`design/flow/run.sh`:
```
#!/bin/bash
# the make line also repeats each setting of config.mk as NAME=value (left out here)
make -C /OpenROAD-flow-scripts/flow DESIGN_CONFIG=/design/flow/config.mk WORK_HOME=/design/flow/orfs CLKGATE_MAP_FILE= finish
```
`design/flow/design.v`:
```
module testSlave(input clk, input reset,
    input  S_AXI_RREADY,
    output S_AXI_RVALID,
    output[5:0] S_AXI_RID,
    output[31:0] S_AXI_RDATA,
    output[1:0] S_AXI_RRESP,
    output S_AXI_RLAST,
    output S_AXI_ARREADY,
    input  S_AXI_ARVALID,
    input [5:0] S_AXI_ARID,
    input [5:0] S_AXI_ARADDR,
    input [7:0] S_AXI_ARLEN,
    input [2:0] S_AXI_ARSIZE,
    input [1:0] S_AXI_ARBURST,
    output S_AXI_WREADY,
    input  S_AXI_WVALID,
    input [31:0] S_AXI_WDATA,
    input [3:0] S_AXI_WSTRB,
    input  S_AXI_WLAST,
    output S_AXI_AWREADY,
    input  S_AXI_AWVALID,
    input [5:0] S_AXI_AWID,
    input [5:0] S_AXI_AWADDR,
    input [7:0] S_AXI_AWLEN,
    input [2:0] S_AXI_AWSIZE,
    input [1:0] S_AXI_AWBURST,
    input  S_AXI_BREADY,
    output S_AXI_BVALID,
    output[5:0] S_AXI_BID,
    output[1:0] S_AXI_BRESP
);
  reg [1:0] axi_bresp;
  wire[1:0] T0;
  wire[1:0] T1;
  wire T2;
  wire T3;
  wire T4;
  wire T5;
  wire T6;
  reg  axi_bvalid;
  wire T7;
  wire T8;
  wire T9;
  wire T10;
  wire T11;
  wire T12;
  wire T13;
  wire T14;
  wire T15;
  reg  axi_wready;
  wire T16;
  wire T17;
  wire T18;
  wire T19;
  wire T20;
  wire T21;
  wire T22;
  wire T23;
  wire T24;
  wire T25;
  wire T26;
  wire T27;
  wire T28;
  reg  axi_awv_awr_flag;
  wire T29;
  wire T30;
  wire T31;
  wire T32;
  wire T33;
  wire T34;
  wire T35;
  reg  axi_arv_arr_flag;
  wire T36;
  wire T37;
  wire T38;
  wire T39;
  wire T40;
  wire T41;
  wire T42;
  wire T43;
  wire T44;
  wire T45;
  wire T46;
  reg  axi_arready;
  wire T47;
  wire T48;
  wire T49;
  wire T50;
  wire T51;
  wire T52;
  wire T53;
  wire T54;
  reg [7:0] axi_arlen;
  wire[7:0] T55;
  wire[7:0] T56;
  wire T57;
  wire T58;
  wire T59;
  wire T60;
  wire T61;
  wire T62;
  wire T63;
  reg [7:0] axi_arlen_cntr;
  wire[7:0] T64;
  wire[7:0] T65;
  wire[7:0] T66;
  wire[7:0] T67;
  wire T68;
  wire T69;
  wire T70;
  wire T71;
  reg  axi_rvalid;
  wire T72;
  wire T73;
  wire T74;
  wire T75;
  wire T76;
  wire T77;
  wire T78;
  wire T79;
  wire T80;
  wire T81;
  wire T82;
  wire T83;
  wire T84;
  wire T85;
  wire T86;
  wire T87;
  wire T88;
  wire T89;
  wire T90;
  wire T91;
  wire T92;
  wire T93;
  wire T94;
  reg  axi_awready;
  wire T95;
  wire T96;
  wire T97;
  wire T98;
  wire T99;
  wire T100;
  wire T101;
  wire T102;
  wire T103;
  wire T104;
  wire T105;
  wire T106;
  reg  axi_rlast;
  wire T107;
  wire T108;
  wire T109;
  wire T110;
  wire T111;
  wire T112;
  wire T113;
  wire T114;
  wire T115;
  wire T116;
  wire T117;
  wire T118;
  wire T119;
  wire T120;
  wire T121;
  wire T122;
  wire T123;
  reg [1:0] axi_rresp;
  wire[1:0] T124;
  wire[1:0] T125;
  reg [31:0] axi_rdata;
  wire[31:0] T126;
  wire[31:0] data_out;
  wire[31:0] T127;
  wire[31:0] T128;
  wire[31:0] T129;
  wire[31:0] T130;
  reg [31:0] bram_0;
  wire[31:0] T131;
  wire[31:0] T132;
  wire T133;
  wire[31:0] data_in;
  wire T134;
  wire T135;
  wire[15:0] T136;
  wire[3:0] T137;
  wire[3:0] mem_address;
  wire[3:0] T138;
  wire[3:0] T139;
  wire[3:0] T140;
  reg [5:0] axi_awaddr;
  wire[5:0] T325;
  wire[6:0] T141;
  wire[6:0] T142;
  wire[6:0] T143;
  wire[6:0] T326;
  wire[5:0] T144;
  wire[5:0] T145;
  wire[5:0] T146;
  wire T147;
  wire T148;
  wire T149;
  wire T150;
  wire T151;
  wire T152;
  wire T153;
  wire T154;
  wire T155;
  reg [1:0] axi_awburst;
  wire[1:0] T156;
  wire[1:0] T157;
  wire T158;
  wire T159;
  wire T160;
  wire T161;
  wire T162;
  reg [7:0] axi_awlen;
  wire[7:0] T163;
  wire[7:0] T164;
  reg [7:0] axi_awlen_cntr;
  wire[7:0] T165;
  wire[7:0] T166;
  wire[7:0] T167;
  wire[7:0] T168;
  wire T169;
  wire[6:0] T170;
  wire[6:0] T327;
  wire[5:0] T171;
  wire[3:0] T172;
  wire[3:0] T173;
  wire[3:0] T174;
  wire[6:0] T175;
  wire[6:0] T176;
  wire[6:0] T177;
  wire[6:0] T328;
  wire[6:0] T178;
  wire[6:0] T179;
  wire[6:0] T329;
  wire[2:0] T180;
  wire[2:0] T181;
  wire[3:0] T330;
  wire T331;
  wire T182;
  wire T183;
  wire T184;
  wire T185;
  wire[6:0] T332;
  wire[3:0] T186;
  wire[3:0] T187;
  wire T188;
  wire T189;
  wire T190;
  wire[3:0] T191;
  reg [5:0] axi_araddr;
  wire[5:0] T333;
  wire[6:0] T192;
  wire[6:0] T193;
  wire[6:0] T194;
  wire[6:0] T334;
  wire[5:0] T195;
  wire[5:0] T196;
  wire[5:0] T197;
  wire T198;
  wire T199;
  reg [1:0] axi_arburst;
  wire[1:0] T200;
  wire[1:0] T201;
  wire[6:0] T202;
  wire[6:0] T335;
  wire[5:0] T203;
  wire[3:0] T204;
  wire[3:0] T205;
  wire[3:0] T206;
  wire[6:0] T207;
  wire[6:0] T208;
  wire[6:0] T209;
  wire[6:0] T336;
  wire[6:0] T210;
  wire[6:0] T211;
  wire[6:0] T337;
  wire[2:0] T212;
  wire[2:0] T213;
  wire[3:0] T338;
  wire T339;
  wire T214;
  wire T215;
  wire T216;
  wire T217;
  wire[6:0] T340;
  wire[3:0] T218;
  wire[3:0] T219;
  wire T220;
  wire T221;
  wire T222;
  wire mem_wren;
  wire T223;
  reg [31:0] bram_1;
  wire[31:0] T224;
  wire[31:0] T225;
  wire T226;
  wire T227;
  wire T228;
  wire T229;
  wire[31:0] T230;
  reg [31:0] bram_2;
  wire[31:0] T231;
  wire[31:0] T232;
  wire T233;
  wire T234;
  wire T235;
  reg [31:0] bram_3;
  wire[31:0] T236;
  wire[31:0] T237;
  wire T238;
  wire T239;
  wire T240;
  wire T241;
  wire T242;
  wire[31:0] T243;
  wire[31:0] T244;
  reg [31:0] bram_4;
  wire[31:0] T245;
  wire[31:0] T246;
  wire T247;
  wire T248;
  wire T249;
  reg [31:0] bram_5;
  wire[31:0] T250;
  wire[31:0] T251;
  wire T252;
  wire T253;
  wire T254;
  wire T255;
  wire[31:0] T256;
  reg [31:0] bram_6;
  wire[31:0] T257;
  wire[31:0] T258;
  wire T259;
  wire T260;
  wire T261;
  reg [31:0] bram_7;
  wire[31:0] T262;
  wire[31:0] T263;
  wire T264;
  wire T265;
  wire T266;
  wire T267;
  wire T268;
  wire T269;
  wire[31:0] T270;
  wire[31:0] T271;
  wire[31:0] T272;
  reg [31:0] bram_8;
  wire[31:0] T273;
  wire[31:0] T274;
  wire T275;
  wire T276;
  wire T277;
  reg [31:0] bram_9;
  wire[31:0] T278;
  wire[31:0] T279;
  wire T280;
  wire T281;
  wire T282;
  wire T283;
  wire[31:0] T284;
  reg [31:0] bram_10;
  wire[31:0] T285;
  wire[31:0] T286;
  wire T287;
  wire T288;
  wire T289;
  reg [31:0] bram_11;
  wire[31:0] T290;
  wire[31:0] T291;
  wire T292;
  wire T293;
  wire T294;
  wire T295;
  wire T296;
  wire[31:0] T297;
  wire[31:0] T298;
  reg [31:0] bram_12;
  wire[31:0] T299;
  wire[31:0] T300;
  wire T301;
  wire T302;
  wire T303;
  reg [31:0] bram_13;
  wire[31:0] T304;
  wire[31:0] T305;
  wire T306;
  wire T307;
  wire T308;
  wire T309;
  wire[31:0] T310;
  reg [31:0] bram_14;
  wire[31:0] T311;
  wire[31:0] T312;
  wire T313;
  wire T314;
  wire T315;
  reg [31:0] bram_15;
  wire[31:0] T316;
  wire[31:0] T317;
  wire T318;
  wire T319;
  wire T320;
  wire T321;
  wire T322;
  wire T323;
  wire T324;
  wire mem_rden;
  assign S_AXI_BRESP = axi_bresp;
  assign T0 = T3 ? 2'h0 : T1;
  assign T1 = T2 ? 2'h0 : axi_bresp;
  assign T2 = reset ^ 1'h1;
  assign T3 = T106 & T4;
  assign T4 = T5 & S_AXI_WLAST;
  assign T5 = T14 & T6;
  assign T6 = ~ axi_bvalid;
  assign T7 = T10 ? 1'h0 : T8;
  assign T8 = T3 ? 1'h1 : T9;
  assign T9 = T2 ? 1'h0 : axi_bvalid;
  assign T10 = T12 & T11;
  assign T11 = S_AXI_BREADY & axi_bvalid;
  assign T12 = T106 & T13;
  assign T13 = T4 ^ 1'h1;
  assign T14 = T15 & S_AXI_WVALID;
  assign T15 = axi_awv_awr_flag & axi_wready;
  assign T16 = T25 ? 1'h0 : T17;
  assign T17 = T20 ? 1'h1 : T18;
  assign T18 = T19 ? 1'h0 : axi_wready;
  assign T19 = reset ^ 1'h1;
  assign T20 = T24 & T21;
  assign T21 = T22 & axi_awv_awr_flag;
  assign T22 = T23 & S_AXI_WVALID;
  assign T23 = axi_wready ^ 1'h1;
  assign T24 = T19 ^ 1'h1;
  assign T25 = T24 & T26;
  assign T26 = T28 & T27;
  assign T27 = S_AXI_WLAST & axi_wready;
  assign T28 = T21 ^ 1'h1;
  assign T29 = T103 ? 1'h0 : T30;
  assign T30 = T33 ? 1'h1 : T31;
  assign T31 = T32 ? 1'h0 : axi_awv_awr_flag;
  assign T32 = reset ^ 1'h1;
  assign T33 = T102 & T34;
  assign T34 = T91 & T35;
  assign T35 = axi_arv_arr_flag ^ 1'h1;
  assign T36 = T88 ? 1'h0 : T37;
  assign T37 = T40 ? 1'h1 : T38;
  assign T38 = T39 ? 1'h0 : axi_arv_arr_flag;
  assign T39 = reset ^ 1'h1;
  assign T40 = T87 & T41;
  assign T41 = T43 & T42;
  assign T42 = axi_arv_arr_flag ^ 1'h1;
  assign T43 = T45 & T44;
  assign T44 = axi_awv_awr_flag ^ 1'h1;
  assign T45 = T46 & S_AXI_ARVALID;
  assign T46 = axi_arready ^ 1'h1;
  assign T47 = T50 ? 1'h0 : T48;
  assign T48 = T40 ? 1'h1 : T49;
  assign T49 = T39 ? 1'h0 : axi_arready;
  assign T50 = T87 & T51;
  assign T51 = T52 ^ 1'h1;
  assign T52 = T41 | T53;
  assign T53 = T86 & T54;
  assign T54 = axi_arlen_cntr == axi_arlen;
  assign T55 = T58 ? S_AXI_ARLEN : T56;
  assign T56 = T57 ? 8'h0 : axi_arlen;
  assign T57 = reset ^ 1'h1;
  assign T58 = T63 & T59;
  assign T59 = T61 & T60;
  assign T60 = axi_arv_arr_flag ^ 1'h1;
  assign T61 = T62 & S_AXI_ARVALID;
  assign T62 = axi_arready ^ 1'h1;
  assign T63 = T57 ^ 1'h1;
  assign T64 = T68 ? T67 : T65;
  assign T65 = T58 ? 8'h0 : T66;
  assign T66 = T57 ? 8'h0 : axi_arlen_cntr;
  assign T67 = axi_arlen_cntr + 8'h1;
  assign T68 = T63 & T69;
  assign T69 = T85 & T70;
  assign T70 = T71 & S_AXI_RREADY;
  assign T71 = T84 & axi_rvalid;
  assign T72 = T80 ? 1'h0 : T73;
  assign T73 = T76 ? 1'h1 : T74;
  assign T74 = T75 ? 1'h0 : axi_rvalid;
  assign T75 = reset ^ 1'h1;
  assign T76 = T79 & T77;
  assign T77 = axi_arv_arr_flag & T78;
  assign T78 = axi_rvalid ^ 1'h1;
  assign T79 = T75 ^ 1'h1;
  assign T80 = T79 & T81;
  assign T81 = T83 & T82;
  assign T82 = axi_rvalid & S_AXI_RREADY;
  assign T83 = T77 ^ 1'h1;
  assign T84 = axi_arlen_cntr <= axi_arlen;
  assign T85 = T59 ^ 1'h1;
  assign T86 = axi_rvalid & S_AXI_RREADY;
  assign T87 = T39 ^ 1'h1;
  assign T88 = T87 & T89;
  assign T89 = T90 & T53;
  assign T90 = T41 ^ 1'h1;
  assign T91 = T93 & T92;
  assign T92 = axi_awv_awr_flag ^ 1'h1;
  assign T93 = T94 & S_AXI_AWVALID;
  assign T94 = axi_awready ^ 1'h1;
  assign T95 = T98 ? 1'h0 : T96;
  assign T96 = T33 ? 1'h1 : T97;
  assign T97 = T32 ? 1'h0 : axi_awready;
  assign T98 = T102 & T99;
  assign T99 = T100 ^ 1'h1;
  assign T100 = T34 | T101;
  assign T101 = S_AXI_WLAST & axi_wready;
  assign T102 = T32 ^ 1'h1;
  assign T103 = T102 & T104;
  assign T104 = T105 & T101;
  assign T105 = T34 ^ 1'h1;
  assign T106 = T2 ^ 1'h1;
  assign S_AXI_BID = S_AXI_AWID;
  assign S_AXI_BVALID = axi_bvalid;
  assign S_AXI_AWREADY = axi_awready;
  assign S_AXI_WREADY = axi_wready;
  assign S_AXI_ARREADY = axi_arready;
  assign S_AXI_RLAST = axi_rlast;
  assign T107 = T120 ? 1'h0 : T108;
  assign T108 = T112 ? 1'h1 : T109;
  assign T109 = T68 ? 1'h0 : T110;
  assign T110 = T58 ? 1'h0 : T111;
  assign T111 = T57 ? 1'h0 : axi_rlast;
  assign T112 = T63 & T113;
  assign T113 = T118 & T114;
  assign T114 = T115 & axi_arv_arr_flag;
  assign T115 = T117 & T116;
  assign T116 = axi_rlast ^ 1'h1;
  assign T117 = axi_arlen_cntr == axi_arlen;
  assign T118 = T119 ^ 1'h1;
  assign T119 = T59 | T70;
  assign T120 = T63 & T121;
  assign T121 = T122 & S_AXI_RREADY;
  assign T122 = T123 ^ 1'h1;
  assign T123 = T119 | T114;
  assign S_AXI_RRESP = axi_rresp;
  assign T124 = T76 ? 2'h0 : T125;
  assign T125 = T75 ? 2'h0 : axi_rresp;
  assign S_AXI_RDATA = axi_rdata;
  assign T126 = mem_rden ? data_out : axi_rdata;
  assign data_out = T127;
  assign T127 = T324 ? T270 : T128;
  assign T128 = T269 ? T243 : T129;
  assign T129 = T242 ? T230 : T130;
  assign T130 = T229 ? bram_1 : bram_0;
  assign T131 = T134 ? data_in : T132;
  assign T132 = T133 ? 32'h1 : bram_0;
  assign T133 = reset ^ 1'h1;
  assign data_in = S_AXI_WDATA;
  assign T134 = mem_wren & T135;
  assign T135 = T136[0];
  assign T136 = 1'h1 << T137;
  assign T137 = mem_address;
  assign mem_address = T138;
  assign T138 = axi_arv_arr_flag ? T191 : T139;
  assign T139 = axi_awv_awr_flag ? T140 : 4'h0;
  assign T140 = axi_awaddr[5:2];
  assign T325 = T141[5:0];
  assign T141 = T188 ? T332 : T142;
  assign T142 = T182 ? T178 : T143;
  assign T143 = T182 ? T170 : T326;
  assign T326 = {1'h0, T144};
  assign T144 = T154 ? axi_awaddr : T145;
  assign T145 = T148 ? S_AXI_AWADDR : T146;
  assign T146 = T147 ? 6'h0 : axi_awaddr;
  assign T147 = reset ^ 1'h1;
  assign T148 = T153 & T149;
  assign T149 = T151 & T150;
  assign T150 = axi_awv_awr_flag ^ 1'h1;
  assign T151 = T152 & S_AXI_AWVALID;
  assign T152 = axi_awready ^ 1'h1;
  assign T153 = T147 ^ 1'h1;
  assign T154 = T158 & T155;
  assign T155 = axi_awburst == 2'h0;
  assign T156 = T148 ? S_AXI_AWBURST : T157;
  assign T157 = T147 ? 2'h0 : axi_awburst;
  assign T158 = T153 & T159;
  assign T159 = T169 & T160;
  assign T160 = T161 & S_AXI_WVALID;
  assign T161 = T162 & axi_wready;
  assign T162 = axi_awlen_cntr <= axi_awlen;
  assign T163 = T148 ? S_AXI_AWLEN : T164;
  assign T164 = T147 ? 8'h0 : axi_awlen;
  assign T165 = T158 ? T168 : T166;
  assign T166 = T148 ? 8'h0 : T167;
  assign T167 = T147 ? 8'h0 : axi_awlen_cntr;
  assign T168 = axi_awlen_cntr + 8'h1;
  assign T169 = T149 ^ 1'h1;
  assign T170 = T175 | T327;
  assign T327 = {1'h0, T171};
  assign T171 = T172 << 2'h2;
  assign T172 = T173 & 4'hf;
  assign T173 = T174 + 4'h1;
  assign T174 = axi_awaddr[5:2];
  assign T175 = T328 & T176;
  assign T176 = ~ T177;
  assign T177 = 7'h3c;
  assign T328 = {1'h0, T144};
  assign T178 = T179 | 7'h0;
  assign T179 = T143 & T329;
  assign T329 = {T330, T180};
  assign T180 = ~ T181;
  assign T181 = 3'h3;
  assign T330 = T331 ? 4'hf : 4'h0;
  assign T331 = T180[2];
  assign T182 = T158 & T183;
  assign T183 = T185 & T184;
  assign T184 = axi_awburst == 2'h1;
  assign T185 = T155 ^ 1'h1;
  assign T332 = {3'h0, T186};
  assign T186 = T187 + 4'h1;
  assign T187 = axi_awaddr[5:2];
  assign T188 = T158 & T189;
  assign T189 = T190 ^ 1'h1;
  assign T190 = T155 | T184;
  assign T191 = axi_araddr[5:2];
  assign T333 = T192[5:0];
  assign T192 = T220 ? T340 : T193;
  assign T193 = T214 ? T210 : T194;
  assign T194 = T214 ? T202 : T334;
  assign T334 = {1'h0, T195};
  assign T195 = T198 ? axi_araddr : T196;
  assign T196 = T58 ? S_AXI_ARADDR : T197;
  assign T197 = T57 ? 6'h0 : axi_araddr;
  assign T198 = T68 & T199;
  assign T199 = axi_arburst == 2'h0;
  assign T200 = T58 ? S_AXI_ARBURST : T201;
  assign T201 = T57 ? 2'h0 : axi_arburst;
  assign T202 = T207 | T335;
  assign T335 = {1'h0, T203};
  assign T203 = T204 << 2'h2;
  assign T204 = T205 & 4'hf;
  assign T205 = T206 + 4'h1;
  assign T206 = axi_araddr[5:2];
  assign T207 = T336 & T208;
  assign T208 = ~ T209;
  assign T209 = 7'h3c;
  assign T336 = {1'h0, T195};
  assign T210 = T211 | 7'h0;
  assign T211 = T194 & T337;
  assign T337 = {T338, T212};
  assign T212 = ~ T213;
  assign T213 = 3'h3;
  assign T338 = T339 ? 4'hf : 4'h0;
  assign T339 = T212[2];
  assign T214 = T68 & T215;
  assign T215 = T217 & T216;
  assign T216 = axi_arburst == 2'h1;
  assign T217 = T199 ^ 1'h1;
  assign T340 = {3'h0, T218};
  assign T218 = T219 + 4'h1;
  assign T219 = axi_araddr[5:2];
  assign T220 = T68 & T221;
  assign T221 = T222 ^ 1'h1;
  assign T222 = T199 | T216;
  assign mem_wren = T223;
  assign T223 = axi_wready & S_AXI_WVALID;
  assign T224 = T227 ? data_in : T225;
  assign T225 = T226 ? 32'h2 : bram_1;
  assign T226 = reset ^ 1'h1;
  assign T227 = mem_wren & T228;
  assign T228 = T136[1];
  assign T229 = T137[0];
  assign T230 = T241 ? bram_3 : bram_2;
  assign T231 = T234 ? data_in : T232;
  assign T232 = T233 ? 32'h4 : bram_2;
  assign T233 = reset ^ 1'h1;
  assign T234 = mem_wren & T235;
  assign T235 = T136[2];
  assign T236 = T239 ? data_in : T237;
  assign T237 = T238 ? 32'h8 : bram_3;
  assign T238 = reset ^ 1'h1;
  assign T239 = mem_wren & T240;
  assign T240 = T136[3];
  assign T241 = T137[0];
  assign T242 = T137[1];
  assign T243 = T268 ? T256 : T244;
  assign T244 = T255 ? bram_5 : bram_4;
  assign T245 = T248 ? data_in : T246;
  assign T246 = T247 ? 32'h10 : bram_4;
  assign T247 = reset ^ 1'h1;
  assign T248 = mem_wren & T249;
  assign T249 = T136[4];
  assign T250 = T253 ? data_in : T251;
  assign T251 = T252 ? 32'h20 : bram_5;
  assign T252 = reset ^ 1'h1;
  assign T253 = mem_wren & T254;
  assign T254 = T136[5];
  assign T255 = T137[0];
  assign T256 = T267 ? bram_7 : bram_6;
  assign T257 = T260 ? data_in : T258;
  assign T258 = T259 ? 32'h40 : bram_6;
  assign T259 = reset ^ 1'h1;
  assign T260 = mem_wren & T261;
  assign T261 = T136[6];
  assign T262 = T265 ? data_in : T263;
  assign T263 = T264 ? 32'h80 : bram_7;
  assign T264 = reset ^ 1'h1;
  assign T265 = mem_wren & T266;
  assign T266 = T136[7];
  assign T267 = T137[0];
  assign T268 = T137[1];
  assign T269 = T137[2];
  assign T270 = T323 ? T297 : T271;
  assign T271 = T296 ? T284 : T272;
  assign T272 = T283 ? bram_9 : bram_8;
  assign T273 = T276 ? data_in : T274;
  assign T274 = T275 ? 32'h100 : bram_8;
  assign T275 = reset ^ 1'h1;
  assign T276 = mem_wren & T277;
  assign T277 = T136[8];
  assign T278 = T281 ? data_in : T279;
  assign T279 = T280 ? 32'h200 : bram_9;
  assign T280 = reset ^ 1'h1;
  assign T281 = mem_wren & T282;
  assign T282 = T136[9];
  assign T283 = T137[0];
  assign T284 = T295 ? bram_11 : bram_10;
  assign T285 = T288 ? data_in : T286;
  assign T286 = T287 ? 32'h400 : bram_10;
  assign T287 = reset ^ 1'h1;
  assign T288 = mem_wren & T289;
  assign T289 = T136[10];
  assign T290 = T293 ? data_in : T291;
  assign T291 = T292 ? 32'h800 : bram_11;
  assign T292 = reset ^ 1'h1;
  assign T293 = mem_wren & T294;
  assign T294 = T136[11];
  assign T295 = T137[0];
  assign T296 = T137[1];
  assign T297 = T322 ? T310 : T298;
  assign T298 = T309 ? bram_13 : bram_12;
  assign T299 = T302 ? data_in : T300;
  assign T300 = T301 ? 32'h1000 : bram_12;
  assign T301 = reset ^ 1'h1;
  assign T302 = mem_wren & T303;
  assign T303 = T136[12];
  assign T304 = T307 ? data_in : T305;
  assign T305 = T306 ? 32'h2000 : bram_13;
  assign T306 = reset ^ 1'h1;
  assign T307 = mem_wren & T308;
  assign T308 = T136[13];
  assign T309 = T137[0];
  assign T310 = T321 ? bram_15 : bram_14;
  assign T311 = T314 ? data_in : T312;
  assign T312 = T313 ? 32'h4000 : bram_14;
  assign T313 = reset ^ 1'h1;
  assign T314 = mem_wren & T315;
  assign T315 = T136[14];
  assign T316 = T319 ? data_in : T317;
  assign T317 = T318 ? 32'h8000 : bram_15;
  assign T318 = reset ^ 1'h1;
  assign T319 = mem_wren & T320;
  assign T320 = T136[15];
  assign T321 = T137[0];
  assign T322 = T137[1];
  assign T323 = T137[2];
  assign T324 = T137[3];
  assign mem_rden = axi_arv_arr_flag;
  assign S_AXI_RID = S_AXI_ARID;
  assign S_AXI_RVALID = axi_rvalid;
  always @(posedge clk) begin
    if(T3) begin
      axi_bresp <= 2'h0;
    end else if(T2) begin
      axi_bresp <= 2'h0;
    end
    if(T10) begin
      axi_bvalid <= 1'h0;
    end else if(T3) begin
      axi_bvalid <= 1'h1;
    end else if(T2) begin
      axi_bvalid <= 1'h0;
    end
    if(T25) begin
      axi_wready <= 1'h0;
    end else if(T20) begin
      axi_wready <= 1'h1;
    end else if(T19) begin
      axi_wready <= 1'h0;
    end
    if(T103) begin
      axi_awv_awr_flag <= 1'h0;
    end else if(T33) begin
      axi_awv_awr_flag <= 1'h1;
    end else if(T32) begin
      axi_awv_awr_flag <= 1'h0;
    end
    if(T88) begin
      axi_arv_arr_flag <= 1'h0;
    end else if(T40) begin
      axi_arv_arr_flag <= 1'h1;
    end else if(T39) begin
      axi_arv_arr_flag <= 1'h0;
    end
    if(T50) begin
      axi_arready <= 1'h0;
    end else if(T40) begin
      axi_arready <= 1'h1;
    end else if(T39) begin
      axi_arready <= 1'h0;
    end
    if(T58) begin
      axi_arlen <= S_AXI_ARLEN;
    end else if(T57) begin
      axi_arlen <= 8'h0;
    end
    if(T68) begin
      axi_arlen_cntr <= T67;
    end else if(T58) begin
      axi_arlen_cntr <= 8'h0;
    end else if(T57) begin
      axi_arlen_cntr <= 8'h0;
    end
    if(T80) begin
      axi_rvalid <= 1'h0;
    end else if(T76) begin
      axi_rvalid <= 1'h1;
    end else if(T75) begin
      axi_rvalid <= 1'h0;
    end
    if(T98) begin
      axi_awready <= 1'h0;
    end else if(T33) begin
      axi_awready <= 1'h1;
    end else if(T32) begin
      axi_awready <= 1'h0;
    end
    if(T120) begin
      axi_rlast <= 1'h0;
    end else if(T112) begin
      axi_rlast <= 1'h1;
    end else if(T68) begin
      axi_rlast <= 1'h0;
    end else if(T58) begin
      axi_rlast <= 1'h0;
    end else if(T57) begin
      axi_rlast <= 1'h0;
    end
    if(T76) begin
      axi_rresp <= 2'h0;
    end else if(T75) begin
      axi_rresp <= 2'h0;
    end
    if(mem_rden) begin
      axi_rdata <= data_out;
    end
    if(T134) begin
      bram_0 <= data_in;
    end else if(T133) begin
      bram_0 <= 32'h1;
    end
    axi_awaddr <= T325;
    if(T148) begin
      axi_awburst <= S_AXI_AWBURST;
    end else if(T147) begin
      axi_awburst <= 2'h0;
    end
    if(T148) begin
      axi_awlen <= S_AXI_AWLEN;
    end else if(T147) begin
      axi_awlen <= 8'h0;
    end
    if(T158) begin
      axi_awlen_cntr <= T168;
    end else if(T148) begin
      axi_awlen_cntr <= 8'h0;
    end else if(T147) begin
      axi_awlen_cntr <= 8'h0;
    end
    axi_araddr <= T333;
    if(T58) begin
      axi_arburst <= S_AXI_ARBURST;
    end else if(T57) begin
      axi_arburst <= 2'h0;
    end
    if(T227) begin
      bram_1 <= data_in;
    end else if(T226) begin
      bram_1 <= 32'h2;
    end
    if(T234) begin
      bram_2 <= data_in;
    end else if(T233) begin
      bram_2 <= 32'h4;
    end
    if(T239) begin
      bram_3 <= data_in;
    end else if(T238) begin
      bram_3 <= 32'h8;
    end
    if(T248) begin
      bram_4 <= data_in;
    end else if(T247) begin
      bram_4 <= 32'h10;
    end
    if(T253) begin
      bram_5 <= data_in;
    end else if(T252) begin
      bram_5 <= 32'h20;
    end
    if(T260) begin
      bram_6 <= data_in;
    end else if(T259) begin
      bram_6 <= 32'h40;
    end
    if(T265) begin
      bram_7 <= data_in;
    end else if(T264) begin
      bram_7 <= 32'h80;
    end
    if(T276) begin
      bram_8 <= data_in;
    end else if(T275) begin
      bram_8 <= 32'h100;
    end
    if(T281) begin
      bram_9 <= data_in;
    end else if(T280) begin
      bram_9 <= 32'h200;
    end
    if(T288) begin
      bram_10 <= data_in;
    end else if(T287) begin
      bram_10 <= 32'h400;
    end
    if(T293) begin
      bram_11 <= data_in;
    end else if(T292) begin
      bram_11 <= 32'h800;
    end
    if(T302) begin
      bram_12 <= data_in;
    end else if(T301) begin
      bram_12 <= 32'h1000;
    end
    if(T307) begin
      bram_13 <= data_in;
    end else if(T306) begin
      bram_13 <= 32'h2000;
    end
    if(T314) begin
      bram_14 <= data_in;
    end else if(T313) begin
      bram_14 <= 32'h4000;
    end
    if(T319) begin
      bram_15 <= data_in;
    end else if(T318) begin
      bram_15 <= 32'h8000;
    end
  end
endmodule
```
`design/flow/constraint.sdc`:
```
create_clock -name core_clock -period 1.98 [get_ports {clk}]
set_input_delay 0.3960 -clock core_clock [delete_from_list [all_inputs] [get_ports {clk}]]
set_output_delay 0.3960 -clock core_clock [all_outputs]
set_load 0.01 [all_outputs]
```
`design/flow/config.mk`:
```
export PLATFORM = sky130hd
export DESIGN_NAME = testSlave
export DESIGN_NICKNAME = testSlave
export VERILOG_FILES = /design/flow/design.v
export SDC_FILE = /design/flow/constraint.sdc
export NUM_CORES = 4
export LEC_CHECK = 0
export CAP_MARGIN = 20
export CORE_MARGIN = 2
export CORE_UTILIZATION = 50
export SETUP_SLACK_MARGIN = 0.57
export SLEW_MARGIN = 20
```
==> job_summary.md, run 1 <==
### Yosys + OpenROAD results

| Metric | Value |
|---|---|
| Status | finished with violations |
| Fail Reasons | negative setup slack |
| First-pass GRT wire length | 113,000 um |
| XOR/XNOR Area Share | 0.532% |
| Drt pass-1 iters | 7 |
| DR vias/cell | 5.98 |
| Netlist cell types | 56 |
| Tightest Pin Transition | 0.707 ns |
| Vias in the first global route | 18,300 |
| Largest power group | sequential cells |
| Global route hottest layer | met2 |
| Highest clock rate | 427 MHz |
| Largest area contributor in the netlist | edfxtp_1 |
| Switching Fraction | 24.5% |
| Cell Area, Synth | 0.0263 mm^2 |
| Critical Path Fanout Max | 8 |
| R2r setup slk | -0.36 ns |
| Antenna viol nets, final | 0 |
| P_clk | 12.2 mW |
| Worst-case reg-to-reg path depth | 10 |
| Tmin final | 2.34 ns |
| Slew Viols, Final | 0 |
| Family with the most delay on the worst path | buffers and inverters |
| Core area | 0.0523 mm^2 |
| Post-Route WL | 75,800 um |
| Routed WL per cell | 24.7 um |
| Mapped Avg Cell Area | 13.2 um^2 |
| Fraction of registers with async set/reset | 0% |
| Worst setup EP type | flip-flop |
| Htree depth | 3 |
| Clk network pwr share | 38.2% |
| Combinational share of power | 15.6% |
| Net load switching power | 7.81 mW |
| Initial antenna violation count | 2 |
| Seq pwr | 14.7 mW |
| Setup TNS | -169.33 ns |
| Seq pwr share | 46.2% |
| Met1 usage | 39.8% |
| Worst VDD drop | 0.565 mV |
| Critical path launch point | axi_araddr[3] |
| Unrepaired setup endpoints after global routing | yes |
| Leakage | 13.5 nW |
| Port bufs | 105 |
| Hold_ws | 0.242 ns |
| Post-Synthesis Cells | 2,002 |
| Critical Path RT | 2.31 ns |
| RR Endpoint | axi_rdata[1] |
| CTS Buf Count | 66 |
| Die area | 0.0545 mm^2 |
| Aggregate global routing overflow | 0 |
| Crit path cell chain | nand3b_1 > o31ai_4 > buf_12 > buf_12 > buf_12 > buf_8 > a222oi_1 > a21oi_2 > buf_4 > and3_1 |
| Yosys stat area | 0.0263 mm^2 |
| Max Cap Viol | 0 |
| Ys cells | 2,002 |
| Top cell type's share of synthesized area | 66.6% |
| Log Warnings | 43 |
| Post-synthesis compound-gate area fraction | 7.62% |
| Hold path endpoint | axi_rvalid |
| Number of enable flip-flop cells | 584 |
| HP Class | in -> reg |
| Mux area share | 0.124% |
| Yosys warns | 1 |
| CP Launch Type | flip-flop |
| Global-route usage over all layers | 27.9% |
| Synth Seq Share | 67.5% |
| Worst path slowest cell | edfxtp_1 |
| Clock Path Buffers | 3 |
| Hold wc startpoint | reset |
| Post-layout period usage | 118% |
| Half-perimeter wire length after placement | 48,200 um |
| CTS sink count | 596 |
| CTS clk-pin slew, worst paths | 0.06 ns |
| RePlAce Congestion | 0.814 |
| CP most frequent cell | buf_12 |
| Biggest area cells | edfxtp_1 (67%), and3_1 (7.5%), and2_1 (6.5%) |
| Adder Area Share | 0.950% |
| Slew headroom | 52.7% |
| R2r startpoint | axi_araddr[3] |
| Final setup fails | 1,039 |
| Simple-gate share of the synthesized area | 19.3% |
| Number of fill cells | 3,789 |
| DRT iter0 DRCs | 2,411 |
| Die y size | 233 um |
| Clock Latency Late Sink | 0.59 ns |
| Final setup skew | 0.0180 ns |
| Row cnt | 84 |
| Main logic family after synthesis | simple AND/OR/NAND/NOR gates |
| Logic power comb | 4.96 mW |
| Area grow syn2layout | 29.6% |
| Critical path depth | 10 |
| Most numerous cell in the Yosys netlist | edfxtp_1 |
| Root Buffer | clkbuf_16 |
| Power Dens Cells | 934 mW/mm^2 |
| Largest net degree at the start of global routing | 72 |
| Fin nets | 2,444 |
| Crit path largest cell delay | 0.47 ns |
| Post-synth regs | 596 |
| Worst setup path end | axi_rdata[1] |
| Most frequent cells after synthesis | edfxtp_1 (584), and3_1 (317), and2_1 (275), a222oi_1 (128), clkbuf_1 (122) |
| # IOs | 148 |
| Worst Path Buf+Inv | 5 |
| Met2 usage in global routing | 43.6% |
| Die width | 233 um |
| Initial Util | 50.3% |
| Hold path depth | 3 |
| Setup WS post-layout | -0.362 ns |
| WP data arrival | 2.68 ns |
| Met3 usage | 5.40% |
| DRC | 0 |
| Cell Int Power | 24.1 mW |
| Via count | 18,400 |
| Primary FF master, synth | edfxtp_1 |
| CTS tree | yes |
| Worst setup path class | reg -> reg |
| Final hold viol count | 0 |
[cell type report]
type	instances	area [um^2]	share of cell area [%]
Clock inverter	31	288	0.843
Multi-Input combinational cell	1182	8180	24.0
Sequential cell	596	17800	52.1
Clock buffer	87	1840	5.38
Tap cell	688	861	2.52
Timing Repair Buffer	461	5070	14.9
Antenna cell	4	10.0	0.0293
Inverter	23	86.3	0.253
[routing by layer]
metal  vias up  part of all wire, %
li1       8266                    -
met1      9212                   42
met2       790                   47
met3       100                  9.1
met4         0                  1.8
met5         -                    0
[metrics by stage]
| stage | std cells | worst slack [ns] | cell area (um^2) | utilization, % | power [mW] |
|---|---|---|---|---|---|
| CTS | 3052 | -0.323 | 33700 | 64.4 | 31.8 |
| global route | 3070 | -0.420 | 34100 | 65.2 | 32.8 |
| floorplan | 2005 | -0.317 | 26500 | - | 16.8 |
| finish | 3072 | -0.362 | 34100 | 65.2 | 31.9 |
| global placement | 2887 | -0.456 | 30600 | 58.4 | 19.1 |
| detailed placement | 2887 | -0.501 | 30600 | 58.4 | 19.2 |
[what timing repair did]
action | in CTS | in global routing
endpoints found under the setup margin | 1171 | 1181
gates cloned | 11 | 3
hold buffers | 0 | 0
resized | 105 | 47
endpoints found under the hold margin | 0 | 0
setup buffers | 36 | 13
pin swaps | 44 | 43
==> run 2, diff against run 1 <==
CORE_UTILIZATION = 72   (was 50)
CTS_CLUSTER_SIZE = 42   (was not set)
PLACE_DENSITY = 0.64   (was not set)
SETUP_SLACK_MARGIN = 0.54   (was 0.57)
clock period = 1.77 ns   (was 1.98 ns; I/O delays follow)
==> run 2 against run 1 <==
Against the previous run:
- the layout still fails its checks (negative setup slack)
- global-route usage increased by 12 points
- register-to-register slack got worse by 0.33 ns
- final cell count decreased by 9.3%
- first-iteration DRC count is 43% higher
- via count increased by 4.9%
- sequential share of layout area increased by 1.9 points
- die area is 30% lower
- sequential power rose by about 10%
- wire length grew 3.7%
- utilization is 25 points higher
- setup slack got worse by 0.33 ns
==> job_summary.md, run 2 <==
### Yosys + OpenROAD results

| Metric | Value |
|---|---|
| Post-Synthesis Cells | 2,002 |
| Post-synthesis compound-gate area fraction | 7.62% |
| Aggregate global routing overflow | 0 |
| Critical Path RT | 2.13 ns |
| Clock Latency Late Sink | 0.63 ns |
| Worst path slowest cell | edfxtp_1 |
| Largest power group | sequential cells |
| Final hold viol count | 0 |
| Synth Seq Share | 67.5% |
| R2r startpoint | axi_awaddr[3] |
| Netlist cell types | 56 |
| Antenna viol nets, final | 0 |
| Post-Layout Cell Count | 2,785 |
| First-pass GRT wire length | 113,000 um |
| M1 WL | 26,400 um |
| DR WL met2 | 38,100 um |
| RR Endpoint | axi_rdata[14] |
| Vias in the first global route | 19,400 |
| Worst Path Buf+Inv | 3 |
| Yosys stat area | 0.0263 mm^2 |
| Seq pwr share | 48.7% |
| # IOs | 148 |
| Global-route usage over all layers | 40.0% |
| WP data arrival | 2.82 ns |
| Logic power comb | 5.53 mW |
| Critical path launch point | axi_awaddr[3] |
| R2r setup slk | -0.69 ns |
| Via count | 19,300 |
| Hold path endpoint | axi_bvalid |
| Hold wc startpoint | reset |
| CP Launch Type | flip-flop |
| Worst VDD drop | 0.865 mV |
| Setup TNS | -385.96 ns |
| Post-Route WL | 78,500 um |
| Root Buffer | clkbuf_16 |
| Clock Path Buffers | 3 |
| Highest clock rate | 407 MHz |
| CTS Buf Count | 57 |
| CTS clk-pin slew, worst paths | 0.07 ns |
| Crit path cell chain | nand2_2 > o31ai_4 > buf_12 > buf_12 > a222oi_1 > and3_1 > a21oi_1 > buf_4 > and3_1 |
| Number of fill cells | 1,365 |
| Cell Int Power | 25.3 mW |
| Yosys warns | 1 |
| Port bufs | 105 |
| Die area | 0.0381 mm^2 |
| Crit path largest cell delay | 0.48 ns |
| Switching Fraction | 25.5% |
| RePlAce Congestion | 0.872 |
| Initial Util | 72.4% |
| Final setup fails | 1,143 |
| Unrepaired setup endpoints after global routing | yes |
| Seq pwr | 16.5 mW |
| Most numerous cell in the Yosys netlist | edfxtp_1 |
| Routed WL per cell | 28.2 um |
| Dpl cells | 2,649 |
| Worst-case reg-to-reg path depth | 9 |
| Adder Area Share | 0.950% |
| Largest net degree at the start of global routing | 52 |
| Mux area share | 0.124% |
| Tmin final | 2.46 ns |
| Htree depth | 2 |
| Simple-gate share of the synthesized area | 19.3% |
| Max Cap Viol | 0 |
| Final setup skew | 0.0204 ns |
| Area grow syn2layout | 24.9% |
| Critical Path Fanout Max | 25 |
| Die width | 195 um |
| Dpl cell area | 0.0303 mm^2 |
| Post-synth regs | 596 |
| Net load switching power | 8.65 mW |
| Post-layout period usage | 139% |
| P_clk | 11.9 mW |
| Number of enable flip-flop cells | 584 |
| XOR/XNOR Area Share | 0.532% |
| Initial antenna violation count | 3 |
| Power Dens Cells | 1030 mW/mm^2 |
| Slew headroom | 50.0% |
| Leakage | 13.1 nW |
| Setup WS post-layout | -0.690 ns |
| Hold_ws | 0.0836 ns |
| Primary FF master, synth | edfxtp_1 |
| Worst setup EP type | flip-flop |
| Ys cells | 2,002 |
| Fraction of registers with async set/reset | 0% |
| Hold path depth | 3 |
| Largest area contributor in the netlist | edfxtp_1 |
| Worst setup path class | reg -> reg |
| Tightest Pin Transition | 0.748 ns |
| DRT iter0 DRCs | 3,446 |
| Mapped Avg Cell Area | 13.2 um^2 |
| DRC | 0 |
| Fin nets | 2,385 |
| Log Warnings | 46 |
| Row cnt | 70 |
| Fail Reasons | negative setup slack |
| Family with the most delay on the worst path | simple AND/OR/NAND/NOR gates |
| Wire length on met3 | 10,800 um |
| Core area | 0.0363 mm^2 |
| Clk network pwr share | 35.1% |
| CTS tree | yes |
| Top cell type's share of synthesized area | 66.6% |
| CTS sink count | 596 |
| Final std cell area, no fill | 0.0329 mm^2 |
| HP Class | in -> reg |
| DR top layer | met5 |
| Drt pass-1 iters | 11 |
| Most frequent cells after synthesis | edfxtp_1 (584), and3_1 (317), and2_1 (275), a222oi_1 (128), clkbuf_1 (122) |
| Critical path depth | 9 |
| Combinational share of power | 16.3% |
| Biggest area cells | edfxtp_1 (67%), and3_1 (7.5%), and2_1 (6.5%) |
| Half-perimeter wire length after placement | 46,100 um |
| Status | finished with violations |
| Slew Viols, Final | 0 |
| Worst setup path end | axi_rdata[14] |
| Cell Area, Synth | 0.0263 mm^2 |
| Main logic family after synthesis | simple AND/OR/NAND/NOR gates |
| Die y size | 195 um |
| DR vias/cell | 6.92 |
==> run 2: area by class of cell <==
class	count	area [um^2]	share of cell area (%)
clock buffer	73	1530	4.65
inverter	23	86.3	0.262
timing repair buffer	411	4560	13.9
sequential	596	17800	54.1
tap	468	586	1.78
multi-input combinational	1182	8100	24.6
clock inverter	30	240	0.730
antenna	2	5.00	0.0152
==> run 2: stage by stage <==
stage	power, mW	utilization [%]	worst slack [ns]
6_report	33.9	90.5	-0.690
5_1_grt	34.6	90.5	-0.720
4_1_cts	33.3	89.3	-0.464
3_5_place_dp	21.5	83.3	-0.612
3_3_place_gp	21.4	83.3	-0.543
2_1_floorplan	18.8	-	-0.527
==> run 2: per-layer routing <==
metal	up-vias	GRT usage (%)
met2	1568	65.0
met5	-	0
met3	295	9.27
met1	9299	53.1
li1	8106	-
met4	4	16.3
==> run 2: what timing repair did <==
item | 4_1_cts | 5_1_grt
gates cloned | 2 | 3
resized | 63 | 55
hold buffers | 0 | 0
pin swaps | 50 | 49
setup endpoints to repair | 1201 | 1201
setup buffers | 14 | 12
==> run 3, diff against run 2 <==
CAP_MARGIN = 10   (was 20)
CORE_UTILIZATION = 40   (was 72)
CTS_CLUSTER_SIZE = not set   (was 42)
MAX_ROUTING_LAYER = met5   (was not set)
MIN_ROUTING_LAYER = met2   (was not set)
PLACE_DENSITY = not set   (was 0.64)
PLACE_DENSITY_LB_ADDON = 0.26   (was not set)
SETUP_SLACK_MARGIN = not set   (was 0.54)
SLEW_MARGIN = 25   (was 20)
TNS_END_PERCENT = 50   (was not set)
clock period = 3.34 ns   (was 1.77 ns; I/O delays follow)
==> run 3 against run 2 <==
Against the previous run:
- now clean on timing, DRC and antenna
- sequential share of layout area is 4.2 points higher
- synthesized area stayed put
- final cell count is 6.2% higher
- register-to-register slack better by 1.1 ns
- wire length is 13% lower
- clock-buffer cell count is 5 lower
- combinational power is 62% lower
- final area is 7.2% lower
- sequential cell count stayed put
- critical path type unchanged
- critical endpoint is now axi_rdata[16]
- largest cell class unchanged
- largest power group unchanged
==> job_summary.md, run 3 <==
### Yosys + OpenROAD results

| Metric | Value |
|---|---|
| Final hold viol count | 0 |
| CP Launch Type | flip-flop |
| Post-Synthesis Cells | 2,002 |
| Quantity of gates resized following cts | 0 |
| Post-synthesis compound-gate area fraction | 7.62% |
| Total Power | 17.8 mW |
| DRC | 0 |
| Family with the most delay on the worst path | AND-OR/OR-AND gates |
| Slew Viols, Final | 0 |
| Critical path depth | 7 |
| Netlist cell types | 56 |
| Status | timing/DRC/antenna clean |
| Post-layout period usage | 88.6% |
| Simple-gate share of the synthesized area | 19.3% |
| XOR/XNOR Area Share | 0.532% |
| Half-perimeter wire length after placement | 38,600 um |
| Clk network pwr share | 39.0% |
| HP Class | reg -> reg |
| Hold path depth | 2 |
| CTS clk-pin slew, worst paths | 0.06 ns |
| Combinational share of power | 11.8% |
| Post-CTS setup buffers | 0 |
| Main logic family after synthesis | simple AND/OR/NAND/NOR gates |
| Global-route usage over all layers | 30.0% |
| Most frequent cells after synthesis | edfxtp_1 (584), and3_1 (317), and2_1 (275), a222oi_1 (128), clkbuf_1 (122) |
| Cell Area, Synth | 0.0263 mm^2 |
| Hold Buf Count CTS | 0 |
| Initial antenna violation count | 0 |
| Largest net degree at the start of global routing | 123 |
| Unrepaired setup endpoints after global routing | no |
| Initial Util | 40.2% |
| Net load switching power | 4.48 mW |
| Hold path endpoint | axi_awready |
| Aggregate global routing overflow | 0 |
| Antenna viol nets, final | 0 |
| Max Cap Viol | 0 |
| DR vias/cell | 7.48 |
| DR top layer | met5 |
| Switching Fraction | 25.2% |
| P_clk | 6.93 mW |
| Core area | 0.0655 mm^2 |
| Area grow syn2layout | 15.9% |
| Vias in the first global route | 24,200 |
| Final setup fails | 0 |
| Worst Path Buf+Inv | 2 |
| Critical Path Fanout Max | 74 |
| Worst VDD drop | 0.365 mV |
| Die area | 0.0679 mm^2 |
| R2r startpoint | axi_awaddr[2] |
| Mapped Avg Cell Area | 13.2 um^2 |
| WP data arrival | 3.46 ns |
| Clock Path Buffers | 3 |
| Highest clock rate | 338 MHz |
| Worst path slowest cell | a21oi_1 |
| DRT iter0 DRCs | 4,236 |
| Log Warnings | 44 |
| CTS Buf Count | 59 |
| M1 WL | 0 um |
| # IOs | 148 |
| Hold wc startpoint | axi_awready |
| Setup TNS | 0 ns |
| RR Endpoint | axi_rdata[16] |
| Fraction of registers with async set/reset | 0% |
| Final setup skew | 0.0326 ns |
| Post-synth regs | 596 |
| Most numerous cell in the Yosys netlist | edfxtp_1 |
| Ys cells | 2,002 |
| Cell Int Power | 13.3 mW |
| Slew headroom | 41.3% |
| Row cnt | 94 |
| Leakage | 11.6 nW |
| Biggest area cells | edfxtp_1 (67%), and3_1 (7.5%), and2_1 (6.5%) |
| RePlAce Congestion | 0.797 |
| Logic power comb | 2.09 mW |
| Crit path cell chain | inv_1 > o32ai_4 > buf_12 > a222oi_1 > and3_1 > a21oi_1 > and3_1 |
| Setup WS post-layout | 0.381 ns |
| Die y size | 261 um |
| Seq pwr | 8.74 mW |
| Clock Latency Late Sink | 0.64 ns |
| Power Dens Cells | 582 mW/mm^2 |
| Largest area contributor in the netlist | edfxtp_1 |
| Critical Path RT | 3.84 ns |
| Critical path launch point | axi_awaddr[2] |
| Mux area share | 0.124% |
| Post-Route WL | 68,700 um |
| Adder Area Share | 0.950% |
| Yosys warns | 1 |
| Seq pwr share | 49.2% |
| Wire length on met3 | 28,700 um |
| Number of enable flip-flop cells | 584 |
| Fin nets | 2,154 |
| DR WL met2 | 35,300 um |
| Yosys stat area | 0.0263 mm^2 |
| Largest power group | sequential cells |
| Post-Place Worst Slack | 0.443 ns |
| Worst setup path end | axi_rdata[16] |
| Hold_ws | 0.486 ns |
| Routed WL per cell | 23.2 um |
| CTS tree | yes |
| Synth Seq Share | 67.5% |
| R2r setup slk | 0.38 ns |
| Crit path largest cell delay | 0.68 ns |
| Worst setup EP type | flip-flop |
| Top cell type's share of synthesized area | 66.6% |
| CTS sink count | 596 |
| Drt pass-1 iters | 8 |
| Htree depth | 2 |
| Worst-case reg-to-reg path depth | 7 |
| Root Buffer | clkbuf_16 |
| Tmin final | 2.96 ns |
| Die width | 261 um |
| Port bufs | 105 |
| Via count | 22,100 |
| First-pass GRT wire length | 104,000 um |
| Tightest Pin Transition | 0.881 ns |
| Primary FF master, synth | edfxtp_1 |
| CP most frequent cell | and3_1 |
| Worst setup path class | reg -> reg |
## run 3: final cells by class
type / count / area, um^2
Tap cell: 864 / 1080
Clock buffer: 68 / 1530
Sequential cell: 596 / 17800
Multi-Input combinational cell: 1181 / 7690
Timing Repair Buffer: 179 / 1890
Clock inverter: 42 / 449
Fill cell: 5655 / 35000
Inverter: 23 / 86.3
Antenna cell: 5 / 12.5
## run 3: per-stage QoR
| step | cell area (um^2) | util (%) | cells |
|---|---|---|---|
| after floorplan | 26400 | - | 2005 |
| after global placement | 28500 | 43.5 | 2842 |
| after detailed placement | 28500 | 43.5 | 2843 |
| after CTS | 30500 | 46.6 | 2953 |
| after global routing | 30500 | 46.6 | 2953 |
| final | 30500 | 46.6 | 2958 |
## run 3: per-layer routing
| layer | vias to the layer above | GRT usage [%] |
|---|---|---|
| li1 | 7611 | - |
| met1 | 7611 | - |
| met2 | 6345 | 36.5 |
| met3 | 552 | 40.4 |
| met4 | 4 | 4.62 |
| met5 | - | 4.42 |
==> run 4, diff against run 3 <==
CAP_MARGIN = 15   (was 10)
CELL_PAD_IN_SITES_DETAIL_PLACEMENT = 0   (was not set)
CORE_ASPECT_RATIO = 1.31   (was not set)
CORE_UTILIZATION = 72   (was 40)
CTS_CLUSTER_DIAMETER = 64   (was not set)
CTS_CLUSTER_SIZE = 27   (was not set)
MAX_ROUTING_LAYER = met4   (was met5)
MIN_ROUTING_LAYER = not set   (was met2)
PLACE_DENSITY = 0.66   (was not set)
PLACE_DENSITY_LB_ADDON = not set   (was 0.26)
SETUP_SLACK_MARGIN = 0.57   (was not set)
SLEW_MARGIN = 35   (was 25)
TNS_END_PERCENT = 60   (was 50)
clock period = 2.35 ns   (was 3.34 ns; I/O delays follow)
==> run 4 against run 3 <==
Against the previous run:
- the layout now fails its checks (negative setup slack)
- clock-buffer cell count decreased by 28
- sequential cell count is the same
- maximum frequency is 15% higher
- die area fell by 44%
==> job_summary.md, run 4 <==
### Yosys + OpenROAD results

| Metric | Value |
|---|---|
| Root Buffer | clkbuf_16 |
| Dpl cell area | 0.0291 mm^2 |
| Tightest Pin Transition | 0.723 ns |
| Half-perimeter wire length after placement | 41,300 um |
| DRT iter0 DRCs | 2,985 |
| WP data arrival | 2.89 ns |
| Net load switching power | 6.16 mW |
| Post-Synthesis Cells | 2,002 |
| CP Launch Type | flip-flop |
| Seq pwr | 12.4 mW |
| Cell Area, Synth | 0.0263 mm^2 |
| Mux area share | 0.124% |
| Die y size | 223 um |
| Post-Route WL | 75,800 um |
| Number of enable flip-flop cells | 584 |
| RR Endpoint | axi_rdata[21] |
| DRC | 0 |
| Row cnt | 80 |
| Largest net degree at the start of global routing | 51 |
| Fraction of registers with async set/reset | 0% |
| Fin nets | 2,317 |
| Initial antenna violation count | 1 |
| Power Dens Cells | 719 mW/mm^2 |
| Main logic family after synthesis | simple AND/OR/NAND/NOR gates |
| Worst-case reg-to-reg path depth | 9 |
| Most numerous cell in the Yosys netlist | edfxtp_1 |
| Worst setup path end | axi_rdata[21] |
| Log Warnings | 45 |
| Critical Path RT | 2.67 ns |
| Status | finished with violations |
| Critical Path Fanout Max | 8 |
| CTS Buf Count | 34 |
| Final hold viol count | 0 |
| Antenna viol nets, final | 0 |
| Hold wc startpoint | reset |
| Switching Fraction | 26.4% |
| Seq pwr share | 53.1% |
| Largest power group | sequential cells |
| Via count | 18,800 |
| Post-synth regs | 596 |
| Final setup fails | 4 |
| Crit path cell chain | buf_6 > o21ai_4 > o21a_4 > buf_4 > buf_12 > buf_16 > a222oi_1 > nand3_1 > and3_1 |
| Hold_ws | 0.330 ns |
| Global-route usage over all layers | 37.4% |
| P_clk | 6.86 mW |
| Highest clock rate | 390 MHz |
| Htree depth | 2 |
| CTS clk-pin slew, worst paths | 0.09 ns |
| RePlAce Congestion | 0.865 |
| Die width | 171 um |
| Drt pass-1 iters | 9 |
| Max Cap Viol | 0 |
| Setup WS post-layout | -0.213 ns |
| R2r setup slk | -0.21 ns |
| Clock Path Buffers | 3 |
| Synth Seq Share | 67.5% |
| Vias in the first global route | 18,200 |
| Largest area contributor in the netlist | edfxtp_1 |
| Worst setup path class | reg -> reg |
| Setup TNS | -0.345 ns |
| Netlist cell types | 56 |
| Worst setup EP type | flip-flop |
| Tmin final | 2.56 ns |
| Aggregate global routing overflow | 0 |
| Family with the most delay on the worst path | AND-OR/OR-AND gates |
| Core area | 0.0362 mm^2 |
| First-pass GRT wire length | 103,000 um |
| Adder Area Share | 0.950% |
| Final setup skew | 0.0284 ns |
| XOR/XNOR Area Share | 0.532% |
| Combinational share of power | 17.5% |
| Area grow syn2layout | 23.5% |
| Port bufs | 105 |
| Ys cells | 2,002 |
| Unrepaired setup endpoints after global routing | yes |
| Clock Latency Late Sink | 0.57 ns |
| HP Class | in -> reg |
| DR vias/cell | 6.92 |
| R2r startpoint | axi_araddr[3] |
| Yosys stat area | 0.0263 mm^2 |
| Biggest area cells | edfxtp_1 (67%), and3_1 (7.5%), and2_1 (6.5%) |
| Top cell type's share of synthesized area | 66.6% |
| Crit path largest cell delay | 0.58 ns |
| Worst Path Buf+Inv | 4 |
| Most frequent cells after synthesis | edfxtp_1 (584), and3_1 (317), and2_1 (275), a222oi_1 (128), clkbuf_1 (122) |
| Worst path slowest cell | a222oi_1 |
| Mapped Avg Cell Area | 13.2 um^2 |
| Hold Buf Count CTS | 0 |
| Clk network pwr share | 29.4% |
| Simple-gate share of the synthesized area | 19.3% |
| Hold path depth | 3 |
| Final std cell area, no fill | 0.0325 mm^2 |
| Slew Viols, Final | 0 |
| Initial Util | 72.7% |
| Hold path endpoint | axi_rvalid |
| Leakage | 12.7 nW |
| CTS sink count | 596 |
| Critical path depth | 9 |
| Cell Int Power | 17.2 mW |
| Logic power comb | 4.10 mW |
| # IOs | 148 |
| Post-layout period usage | 109% |
| Worst VDD drop | 0.773 mV |
| Primary FF master, synth | edfxtp_1 |
| Fail Reasons | negative setup slack |
| Critical path launch point | axi_araddr[3] |
| CTS tree | yes |
| Die area | 0.0381 mm^2 |
| Yosys warns | 1 |
| Post-synthesis compound-gate area fraction | 7.62% |
| Routed WL per cell | 27.8 um |
| Post-Place Worst Slack | -0.116 ns |
| Slew headroom | 51.6% |
[run 4: stage by stage]
stage | cells | util, % | power [mW]
2_1_floorplan | 2005 | - | 14.2
3_5_place_dp | 2563 | 80.4 | 15.7
5_1_grt | 2722 | 89.7 | 23.9
4_1_cts | 2679 | 86.9 | 22.7
3_3_place_gp | 2563 | 80.4 | 15.6
6_report | 2722 | 89.7 | 23.4
[run 4: what timing repair did]
item / 4_1_cts / 5_1_grt
resized: 74 / 144
gates cloned: 16 / 12
setup endpoints to repair: 1139 / 1171
pin swaps: 42 / 79
buffers inserted: 38 / 30
[run 4: area by class of cell]
cell class | instances | area (um^2)
tap | 492 | 616
fill | 1452 | 3720
sequential | 596 | 17800
antenna | 1 | 2.50
clock inverter | 22 | 238
inverter | 23 | 86.3
timing repair buffer | 367 | 4570
multi-input combinational | 1181 | 8260
clock buffer | 40 | 958
[run 4: layer usage]
metal / GRT usage [%] / part of all wire, % / up-vias
met3: 4.63 / 11 / 237
li1: - / - / 7968
met2: 61.4 / 51 / 1393
met5: - / 0 / -
met4: 13.2 / 3.9 / 0
met1: 48.9 / 34 / 9248
==> run 5, diff against run 4 <==
ABC_AREA = 1   (was not set)
CAP_MARGIN = 20   (was 15)
CELL_PAD_IN_SITES_DETAIL_PLACEMENT = not set   (was 0)
CORE_ASPECT_RATIO = not set   (was 1.31)
CTS_CLUSTER_DIAMETER = 394   (was 64)
CTS_CLUSTER_SIZE = 95   (was 27)
GPL_TIMING_DRIVEN = 0   (was not set)
MAX_ROUTING_LAYER = not set   (was met4)
PLACE_DENSITY = 0.6   (was 0.66)
SETUP_SLACK_MARGIN = not set   (was 0.57)
SLEW_MARGIN = 20   (was 35)
TNS_END_PERCENT = not set   (was 60)
clock period = 2.05 ns   (was 2.35 ns; I/O delays follow)
==> run 5 against run 4 <==
Against the previous run:
- the run now fails in global routing (5_1_grt)
- synthesized cell count grew 24%
- synthesized area down 0.55%
- die area is 0.57% lower
==> job_summary.md, run 5 <==
### Metrics collected by this job

| Metric | Value |
|---|---|
| XOR/XNOR Area Share | 0.401% |
| Die area | 0.0379 mm^2 |
| Top cell type's share of synthesized area | 67.0% |
| Adder Area Share | 0.956% |
| Post-synthesis compound-gate area fraction | 4.64% |
| Die width | 195 um |
| Aggregate global routing overflow | 161 |
| RePlAce Congestion | 0.975 |
| Core area | 0.0357 mm^2 |
| Main logic family after synthesis | simple AND/OR/NAND/NOR gates |
| Root Buffer | clkbuf_16 |
| Fraction of registers with async set/reset | 0% |
| Most frequent cells after synthesis | nor2_1 (676), edfxtp_1 (584), nand2_1 (352), inv_1 (197), nand3_1 (156) |
| CTS sink count | 596 |
| Half-perimeter wire length after placement | 54,900 um |
| Post-Place Worst Slack | -1.44 ns |
| Primary FF master, synth | edfxtp_1 |
| Global-route usage over all layers | 81.7% |
| Cell Area, Synth | 0.0262 mm^2 |
| CTS Buf Count | 10 |
| Number of enable flip-flop cells | 584 |
| Ys cells | 2,488 |
| Post-synth regs | 596 |
| Clock Path Buffers | 3 |
| Initial Util | 73.4% |
| Most numerous cell in the Yosys netlist | nor2_1 |
| Error message | [ERROR GRT-0232] Routing congestion too high. Check the congestion heatmap in the GUI. |
| Yosys stat area | 0.0262 mm^2 |
| Post-Synthesis Cells | 2,488 |
| Mapped Avg Cell Area | 10.5 um^2 |
| Row cnt | 69 |
| Status | did not finish |
| Netlist cell types | 36 |
| Port bufs | 117 |
| Largest area contributor in the netlist | edfxtp_1 |
| Htree depth | 1 |
| Simple-gate share of the synthesized area | 19.6% |
| Yosys warns | 1 |
| Biggest area cells | edfxtp_1 (67%), nor2_1 (9.7%), nand2_1 (5.0%) |
| Synth Seq Share | 67.9% |
| Die y size | 195 um |
| Dpl cells | 3,069 |
| Hold Buf Count CTS | 0 |
| Fail Step | global routing (5_1_grt) |
| Dpl cell area | 0.0284 mm^2 |
| # IOs | 148 |
| Mux area share | 0% |
-- run 5: metal layers --
| layer | track usage [%] | GRT overflow |
|---|---|---|
| met2 | 95.7 | 89 |
| met3 | 69.9 | 4 |
| met4 | 78.9 | 64 |
| met1 | 81.7 | 4 |
| met5 | 45.1 | 0 |
-- run 5: what timing repair did --
action | 4_1_cts
setup endpoints to repair | 1109
gates resized | 494
gates cloned | 61
pin swaps | 76
buffers inserted | 133
==> run 6, diff against run 5 <==
ABC_AREA = not set   (was 1)
CAP_MARGIN = 10   (was 20)
CELL_PAD_IN_SITES_GLOBAL_PLACEMENT = 2   (was not set)
CORE_ASPECT_RATIO = 1.95   (was not set)
CORE_UTILIZATION = 19   (was 72)
CTS_CLUSTER_DIAMETER = 356   (was 394)
CTS_CLUSTER_SIZE = 12   (was 95)
MAX_ROUTING_LAYER = met5   (was not set)
MIN_ROUTING_LAYER = met2   (was not set)
PLACE_DENSITY = not set   (was 0.6)
PLACE_DENSITY_LB_ADDON = 0.15   (was not set)
SETUP_SLACK_MARGIN = -0.18   (was not set)
SLEW_MARGIN = 25   (was 20)
TNS_END_PERCENT = 50   (was not set)
clock period = 3.34 ns   (was 2.05 ns; I/O delays follow)
==> run 6 against run 5 <==
Against the previous run:
- now fails the layout checks on negative setup slack
- die area went up to 3.7 times the previous value
- synthesized cell count is 20% lower
- synthesized area is 0.55% higher
==> job_summary.md, run 6 <==
### Yosys + OpenROAD results

| Metric | Value |
|---|---|
| Fail Reasons | negative setup slack |
| Port bufs | 117 |
| Post-layout period usage | 103% |
| Tmin final | 3.43 ns |
| Row cnt | 190 |
| Via count | 23,400 |
| Reg area | 0.0178 mm^2 |
| Number of enable flip-flop cells | 584 |
| Utilization after layout | 23.3% |
| HP Class | reg -> reg |
| RePlAce Congestion | 0.862 |
| Hold path depth | 2 |
| R2r setup slk | -0.09 ns |
| DR WL met2 | 64,100 um |
| Global-route usage over all layers | 22.8% |
| Largest power group | sequential cells |
| DRT iter0 DRCs | 4,263 |
| Leakage | 11.7 nW |
| Post-synthesis compound-gate area fraction | 7.62% |
| Worst-case reg-to-reg path depth | 8 |
| Clock Latency Late Sink | 0.69 ns |
| Highest clock rate | 292 MHz |
| Worst path slowest cell | o31ai_2 |
| Worst setup path end | axi_rdata[0] |
| CP Launch Type | flip-flop |
| Post-Route WL | 108,000 um |
| Vias in the first global route | 27,100 |
| Final setup skew | 0.0329 ns |
| Top cell type's share of synthesized area | 66.6% |
| Drt pass-1 iters | 8 |
| Critical path depth | 8 |
| Most frequent cells after synthesis | edfxtp_1 (584), and3_1 (317), and2_1 (275), a222oi_1 (128), clkbuf_1 (122) |
| Clock Path Buffers | 3 |
| Area grow syn2layout | 21.4% |
| Critical path launch point | axi_arv_arr_flag |
| Die width | 271 um |
| Fraction of registers with async set/reset | 0% |
| Cell Area, Synth | 0.0263 mm^2 |
| Crit path largest cell delay | 0.71 ns |
| Max Cap Viol | 0 |
| Setup WS post-layout | -0.0871 ns |
| Initial Util | 19.2% |
| Final setup fails | 62 |
| DRC | 0 |
| XOR/XNOR Area Share | 0.532% |
| Yosys warns | 1 |
| Setup TNS | -3.46 ns |
| Worst VDD drop | 0.388 mV |
| # IOs | 148 |
| Htree depth | 2 |
| Mapped Avg Cell Area | 13.2 um^2 |
| Mux area share | 0.124% |
| Tightest Pin Transition | 0.880 ns |
| Initial antenna violation count | 0 |
| Switching Fraction | 28.5% |
| Final hold viol count | 0 |
| Fin nets | 2,308 |
| Die area | 0.142 mm^2 |
| Worst setup EP type | flip-flop |
| Number of fill cells | 14,700 |
| WP data arrival | 3.94 ns |
| Wire length on met3 | 37,000 um |
| R2r startpoint | axi_arv_arr_flag |
| Root Buffer | clkbuf_16 |
| CTS clk-pin slew, worst paths | 0.07 ns |
| First-pass GRT wire length | 150,000 um |
| Critical Path RT | 3.85 ns |
| Netlist cell types | 56 |
| Crit path cell chain | buf_4 > o31ai_2 > buf_4 > clkbuf_4 > a222oi_1 > buf_2 > a21oi_1 > and3_1 |
| CTS Buf Count | 55 |
| Log Warnings | 42 |
| Seq pwr | 8.76 mW |
| Hold_ws | 0.484 ns |
| RR Endpoint | axi_rdata[0] |
| Primary FF master, synth | edfxtp_1 |
| Biggest area cells | edfxtp_1 (67%), and3_1 (7.5%), and2_1 (6.5%) |
| Hold wc startpoint | axi_awready |
| Yosys stat area | 0.0263 mm^2 |
| Simple-gate share of the synthesized area | 19.3% |
| Adder Area Share | 0.950% |
| Worst Path Buf+Inv | 4 |
| Net load switching power | 4.98 mW |
| Antenna viol nets, final | 0 |
| Status | finished with violations |
| Worst setup path class | reg -> reg |
| Most numerous cell in the Yosys netlist | edfxtp_1 |
| Cell Int Power | 12.5 mW |
| M1 WL | 0 um |
| Hold path endpoint | axi_awready |
| CTS sink count | 596 |
| Post-Synthesis Cells | 2,002 |
| Logic power comb | 2.48 mW |
| Logic area | 0.00777 mm^2 |
| CTS tree | yes |
| Half-perimeter wire length after placement | 78,100 um |
| Total Power | 17.4 mW |
| DR vias/cell | 5.78 |
| Combinational share of power | 14.2% |
| Critical Path Fanout Max | 19 |
| Aggregate global routing overflow | 0 |
| Unrepaired setup endpoints after global routing | yes |
| Slew Viols, Final | 0 |
| Synth Seq Share | 67.5% |
| Post-synth regs | 596 |
| Die y size | 524 um |
| Main logic family after synthesis | simple AND/OR/NAND/NOR gates |
| Power Dens Cells | 546 mW/mm^2 |
| Routed WL per cell | 26.6 um |
| Family with the most delay on the worst path | buffers and inverters |
| DR top layer | met5 |
| Core area | 0.137 mm^2 |
| P_clk | 6.21 mW |
| Ys cells | 2,002 |
| Slew headroom | 41.3% |
| CP most frequent cell | buf_4 |
| Largest area contributor in the netlist | edfxtp_1 |
| Seq pwr share | 50.2% |
| Largest net degree at the start of global routing | 33 |
| Clk network pwr share | 35.6% |
==> run 6: final cells by class <==
class,count,share of cell area [%]
Tap cell,1824,7.14
Clock inverter,3,0.172
Inverter,23,0.270
Clock buffer,77,4.63
Sequential cell,596,55.6
Antenna cell,14,0.110
Multi-Input combinational cell,1183,24.3
Timing Repair Buffer,130,4.58
Buffer,205,3.13
==> run 6: routing by layer <==
| layer | track usage (%) | up-vias |
|---|---|---|
| li1 | - | 7905 |
| met1 | - | 7905 |
| met2 | 31.7 | 7090 |
| met3 | 25.3 | 524 |
| met4 | 4.35 | 11 |
| met5 | 2.29 | - |
==> run 6: through the flow <==
step / std cells / cell area, um^2 / setup WS, ns
after floorplan: 2005 / 26400 / -0.389
after global placement: 3946 / 29800 / -3.50
after detailed placement: 3957 / 30200 / -1.01
after CTS: 4039 / 31800 / -0.165
after global routing: 4041 / 31900 / -0.285
final: 4055 / 32000 / -0.0871
==> run 6: repair_timing <==
item,CTS,global route
cloned,1,1
gates resized,14,19
endpoints found under the setup margin,661,359
hold buffers,0,0
setup buffers,1,0
Power figures rest on the tool's default switching activity, not on a simulated workload.
